==> inputs of trial 48 <==
==> flow/design.v <==
module vDFFE(clk, load, in, out);
  parameter n=1;
  input clk, load;
  input [n-1:0] in;
  output [n-1:0] out;
  reg [n-1:0] out;
  reg [n-1:0] vDFF_in;
  always@(*)
    vDFF_in = (load) ? in : out;
  always @(posedge clk)
    out <= vDFF_in;
endmodule
module shifter(in, shift, sout);
	input [15:0] in;
	input [1:0] shift;
	output reg [15:0] sout;
	always@(*) begin
		case(shift)
			2'b00: sout = in;
			2'b01: sout = in << 1;
			2'b10: sout = in >> 1;
			2'b11: begin
				sout = in >> 1;
				sout[15] = in[15];
			end
			default: sout = in;
		endcase
	end
endmodule
module ALU(Ain, Bin, ALUop, out, Z);
	input [15:0] Ain, Bin;
	input [1:0] ALUop;
	output reg Z;
	output reg [15:0] out;
	always@(*) begin
		casex(ALUop)
			2'b00: out = Ain + Bin;
			2'b01: out = Ain - Bin;
			2'b10: out = Ain & Bin;
			2'b11: out = ~Bin;
			default: out = 16'bxxxxxxxxxxxxxxxx;
		endcase
		Z = (out == 16'b0) ? 1'b1 : 1'b0;
	end
endmodule
module regfile(data_in, writenum, write, readnum, clk, data_out);
	input [15:0] data_in;
	input [2:0] writenum, readnum;
	input write, clk;
	output reg [15:0] data_out;
	reg [7:0] writenum_out, readnum_out;
	reg [15:0] R0, R1, R2, R3, R4, R5, R6, R7;
	always@(*) begin
		writenum_out = 8'b0;
		case(writenum)
			3'b000: writenum_out[0] = 1'b1;
			3'b001: writenum_out[1] = 1'b1;
			3'b010: writenum_out[2] = 1'b1;
			3'b011: writenum_out[3] = 1'b1;
			3'b100: writenum_out[4] = 1'b1;
			3'b101: writenum_out[5] = 1'b1;
			3'b110: writenum_out[6] = 1'b1;
			3'b111: writenum_out[7] = 1'b1;
			default: writenum_out = 8'b0;
		endcase
	end
	always@(posedge clk) begin
		if(write) begin
			case(writenum_out)
				8'b00000001: R0 <= data_in;
				8'b00000010: R1 <= data_in;
				8'b00000100: R2 <= data_in;
				8'b00001000: R3 <= data_in;
				8'b00010000: R4 <= data_in;
				8'b00100000: R5 <= data_in;
				8'b01000000: R6 <= data_in;
				8'b10000000: R7 <= data_in;
				default: {R0, R1, R2, R3, R4, R5, R6, R7} <= {8'b0, 8'b0, 8'b0, 8'b0, 8'b0, 8'b0, 8'b0, 8'b0};
			endcase
		end
	end
	always@(*) begin
		readnum_out = 8'b0;
		case(readnum)
			3'b000: readnum_out[0] = 1'b1;
			3'b001: readnum_out[1] = 1'b1;
			3'b010: readnum_out[2] = 1'b1;
			3'b011: readnum_out[3] = 1'b1;
			3'b100: readnum_out[4] = 1'b1;
			3'b101: readnum_out[5] = 1'b1;
			3'b110: readnum_out[6] = 1'b1;
			3'b111: readnum_out[7] = 1'b1;
			default: readnum_out = 8'b0;
		endcase
	end
	always@(*) begin
		case(readnum_out)
			8'b00000001: data_out = R0;
			8'b00000010: data_out = R1;
			8'b00000100: data_out = R2;
			8'b00001000: data_out = R3;
			8'b00010000: data_out = R4;
			8'b00100000: data_out = R5;
			8'b01000000: data_out = R6;
			8'b10000000: data_out = R7;
			default: data_out = 16'b0;
		endcase
	end
endmodule
module datapath(clk,readnum,vsel,loada,loadb,shift,asel,bsel,ALUop,loadc,loads,writenum,write,mdata,PC,sximm5,sximm8,Z_out,datapath_out);
  input clk;
  input [2:0] readnum, writenum;
  input [1:0] ALUop, shift;
  input write, loada, loadb, asel, bsel, loadc, loads;
  input [1:0] vsel;
  input [15:0] sximm5, sximm8, mdata;
  input [7:0] PC;
  output [15:0] datapath_out;
  output [2:0] Z_out;
  wire [15:0] data_out;
  wire [15:0] out;
  wire [15:0] sout;
  wire Z;
  wire [15:0] in;
  wire [15:0] in_loadA;
  wire [15:0] datapath_out;
  wire [2:0] Z_out;
  reg [15:0] data_in;
  reg [15:0] Ain;
  reg [15:0] Bin;
  reg [2:0] status_in;
  regfile REGFILE(.data_in(data_in),.writenum(writenum),.write(write),.readnum(readnum),.clk(clk),.data_out(data_out));
  ALU U2(.Ain(Ain),.Bin(Bin),.ALUop(ALUop),.out(out),.Z(Z));
  shifter U1(.in(in),.shift(shift),.sout(sout));
  always@(*)begin   
    case(vsel)
      2'b00: data_in = datapath_out;
      2'b01: data_in = {8'b0, PC};
      2'b10: data_in = sximm8;
      2'b11: data_in = mdata;
      default: data_in = 16'b0;
    endcase
  end
  always@(*)begin
    if(asel == 1'b1)  
      Ain = 16'b0000000000000000;
    else
      Ain = in_loadA;
  end
  always@(*)begin
    if(bsel == 1'b1)  
      Bin = sximm5;
    else
      Bin = sout;
  end
  always@(*) begin
    status_in[2] = (Ain[15]^Bin[15]) ? 0 : (out[15]^Ain[15]);
    status_in[1] = out[15];
    status_in[0] = Z;
  end
  vDFFE #(16) A(clk, loada, data_out, in_loadA);
  vDFFE #(16) B(clk, loadb, data_out, in);
  vDFFE #(16) C(clk, loadc, out, datapath_out);
  vDFFE #(3) STATUS(clk, loads, status_in, Z_out);
endmodule
module cpu(clk, reset, s, load, in, out, N, V, Z, w);
    input clk, reset, s, load;
    input [15:0] in;
    output [15:0] out;
    output reg N, V, Z, w;
    parameter Swait = 4'b0000, Sdecode = 4'b0001, SgetA = 4'b0010, SgetB = 4'b0011, Swrite = 4'b0100, Srewrite = 4'b0101, Salu = 4'b0110, Sshift = 4'b0111, Sloadout = 4'b1000;
    wire [15:0] decoder_in;
    reg [1:0] op, shift;
    reg [15:0] sximm5, sximm8;
    reg [2:0] opcode, readnum, writenum;
    reg [3:0] state;
    reg [2:0] nsel;
    reg [1:0] vsel;
    reg loada, loadb, asel, bsel, loadc, loads, write;
    wire [2:0] Z_out;
    vDFFE #(16) Instruct_Reg(clk, load, in, decoder_in);
    always@(*) begin
        op = decoder_in[12:11];
        sximm5 = { {11{decoder_in[4]}}, decoder_in[4:0] };
        sximm8 = { {8{decoder_in[7]}}, decoder_in[7:0] };
        shift = decoder_in[4:3];
        opcode = decoder_in[15:13];
    end
    always@(*)begin
       case(nsel)
            3'b001: begin
                readnum = decoder_in[2:0];
                writenum = decoder_in[2:0];
            end  
            3'b010: begin
                readnum = decoder_in[7:5];
                writenum = decoder_in[7:5];
            end  
            3'b100: begin
                readnum = decoder_in[10:8];
                writenum = decoder_in[10:8];
            end  
            default: {readnum, writenum} = 3'b0;
        endcase 
    end
    reg [3:0] state_t;
    reg w_t;
    reg [2:0] nsel_t;
    reg [1:0] vsel_t;
    reg loada_t, loadb_t, asel_t, bsel_t, loadc_t, loads_t, write_t;
    always @(posedge clk) begin
        {state_t, w_t, nsel_t, vsel_t} = {state, w, nsel, vsel};
        {loada_t, loadb_t, asel_t, bsel_t, loadc_t, loads_t, write_t} = {loada, loadb, asel, bsel, loadc, loads, write};
        if(reset == 1'b1) {w_t, state_t} = {1'b1, Swait};
        else begin
            case(state_t)
                Sdecode: begin
                    if(opcode == 3'b110 && op == 2'b10) {w_t, state_t} = {1'b0, Swrite};
                    else {w_t, state_t} = {1'b0, SgetA};
                end
                Swrite: state_t = Swait;
                Swait: begin 
                    state_t = (s == 1'b1) ? Sdecode : Swait;
                    w_t = ~s;
                end
                SgetA: state_t = SgetB;
                SgetB: begin
                    if(opcode == 3'b110 && op == 2'b0) state_t = Sshift;
                    else if(opcode == 3'b101) state_t = Salu;
                end
                Salu: state_t = Sloadout;
                Sshift: state_t = Sloadout;
                Sloadout: state_t = Srewrite;
                Srewrite: state_t = Swait;
                default: {state_t, w_t} = {Swait, 1'b1};
            endcase
        end
        case(state_t)
            SgetA: {nsel_t, loada_t, loadb_t} = {3'b100, 1'b1, 1'b0};
            SgetB: {nsel_t, loadb_t, loada_t} = {3'b001, 1'b1, 1'b0};
            Salu: {asel_t, bsel_t} = {1'b0, 1'b0};
            Sshift: {asel_t, bsel_t} = {1'b1, 1'b0};
            Sloadout: {loadc_t, loads_t} = {1'b1, 1'b1};
            Srewrite: {vsel_t, nsel_t, write_t} = {2'b0, 3'b010, 1'b1};
            Swrite: {vsel_t, nsel_t, write_t} = {2'b10, 3'b100, 1'b1};
            default: begin 
                {nsel_t, vsel_t} = {3'b0, 2'b0};
                {loada_t, loadb_t, loadc_t, loads_t, asel_t, bsel_t, write_t} = 1'b0;
            end
        endcase
        {state, w, nsel, vsel} <= {state_t, w_t, nsel_t, vsel_t};
        {loada, loadb, asel, bsel, loadc, loads, write} <= {loada_t, loadb_t, asel_t, bsel_t, loadc_t, loads_t, write_t};
    end
    datapath DP(
        .clk(clk), 
        .readnum(readnum), 
        .vsel(vsel), 
        .loada(loada), 
        .loadb(loadb), 
        .shift(shift),
        .asel(asel),
        .bsel(bsel),
        .ALUop(op),
        .loadc(loadc),
        .loads(loads),
        .writenum(writenum),
        .write(write),
        .mdata(16'b0),
        .PC(8'b0),
        .sximm5(sximm5),
        .sximm8(sximm8),
        .Z_out(Z_out),
        .datapath_out(out)
    );
    always @(*) begin
        V = Z_out[2];
        N = Z_out[1];
        Z = Z_out[0];
    end
endmodule
==> flow/run.sh <==
#!/bin/bash
# the make line also repeats each setting of config.mk as NAME=value (left out here)
make -C /OpenROAD-flow-scripts/flow DESIGN_CONFIG=/design/flow/config.mk WORK_HOME=/design/flow/orfs CLKGATE_MAP_FILE= finish
==> flow/config.mk <==
export PLATFORM = sky130hd
export DESIGN_NAME = cpu
export DESIGN_NICKNAME = cpu
export VERILOG_FILES = /design/flow/design.v
export SDC_FILE = /design/flow/constraint.sdc
export NUM_CORES = 4
export LEC_CHECK = 0
export CAP_MARGIN = 20
export CORE_MARGIN = 2
export CORE_UTILIZATION = 72
export CTS_CLUSTER_DIAMETER = 292
export CTS_CLUSTER_SIZE = 10
export PLACE_DENSITY_LB_ADDON = 0.01
export SLEW_MARGIN = 20
==> flow/constraint.sdc <==
create_clock -name core_clock -period 3.01 [get_ports {clk}]
set_input_delay 0.6020 -clock core_clock [delete_from_list [all_inputs] [get_ports {clk}]]
set_output_delay 0.6020 -clock core_clock [all_outputs]
set_load 0.01 [all_outputs]
==> trial 71: changes against trial 48 <==
--- a/flow/config.mk
+++ b/flow/config.mk
@@ -7,8 +7,14 @@
 export LEC_CHECK = 0
 export CAP_MARGIN = 20
+export CORE_ASPECT_RATIO = 0.61
 export CORE_MARGIN = 2
 export CORE_UTILIZATION = 72
-export CTS_CLUSTER_DIAMETER = 292
-export CTS_CLUSTER_SIZE = 10
-export PLACE_DENSITY_LB_ADDON = 0.01
+export CTS_CLUSTER_DIAMETER = 288
+export GPL_ROUTABILITY_DRIVEN = 1
+export GPL_TIMING_DRIVEN = 1
+export MAX_ROUTING_LAYER = met4
+export MIN_ROUTING_LAYER = met1
+export PLACE_DENSITY = 0.39
+export SETUP_SLACK_MARGIN = -0.19
 export SLEW_MARGIN = 20
+export TNS_END_PERCENT = 25
==> flow/constraint.sdc (replaced) <==
create_clock -name core_clock -period 3.71 [get_ports {clk}]
set_input_delay 0.7420 -clock core_clock [delete_from_list [all_inputs] [get_ports {clk}]]
set_output_delay 0.7420 -clock core_clock [all_outputs]
set_load 0.01 [all_outputs]
==> build 77: changes against trial 48 <==
==> flow/config.mk (replaced) <==
export PLATFORM = sky130hd
export DESIGN_NAME = cpu
export DESIGN_NICKNAME = cpu
export VERILOG_FILES = /design/flow/design.v
export SDC_FILE = /design/flow/constraint.sdc
export NUM_CORES = 4
export LEC_CHECK = 0
export ABC_AREA = 1
export CAP_MARGIN = 20
export CORE_MARGIN = 2
export CORE_UTILIZATION = 72
export CTS_CLUSTER_SIZE = 74
export HOLD_SLACK_MARGIN = 0.29
export PLACE_DENSITY_LB_ADDON = 0.26
export SLEW_MARGIN = 20
==> flow/constraint.sdc (replaced) <==
create_clock -name core_clock -period 4.45 [get_ports {clk}]
set_input_delay 0.8900 -clock core_clock [delete_from_list [all_inputs] [get_ports {clk}]]
set_output_delay 0.8900 -clock core_clock [all_outputs]
set_load 0.01 [all_outputs]
==> results <==
| quantity | build 77 | trial 71 | trial 48 |
|---|---|---|---|
| Outcome | finished clean | failed layout checks | failed layout checks |
| Violated checks | - | negative setup slack | negative setup slack |
| R2R depth | 23 | 19 | 18 |
| Clock insertion delay at the later pin of the skew report | 0.53 ns | 0.50 ns | 0.54 ns |
| Total Wirelength | 27.1 mm | 32.2 mm | 45.2 mm |
| Die area | 15100 sq um | 15500 sq um | 15500 sq um |
| Clk tree area frac | 6.14% | 4.66% | 5.15% |
| Maximum clock frequency | 248 MHz | 237 MHz | 212 MHz |
| Combinational fraction of design power | 18.1% | 27.2% | 29.1% |
| Slack of the critical path | 0.412 ns | -0.501 ns | -1.71 ns |
| Average instance area after synthesis | 10.2 sq um | 11.3 sq um | 11.3 sq um |
| N_diodes | 0 | 0 | 2 |
| Filler instances | 759 | 599 | 358 |
| Multi-input logic cell count | 670 | 659 | 659 |
| Height of the die | 123 um | 98.0 um | 124 um |
| Number of optimization iterations in the first detailed-route pass | 5 | 7 | 17 |
| Crit path buf inv count | 4 | 3 | 3 |
Power figures rest on the tool's default switching activity, not on a simulated workload.
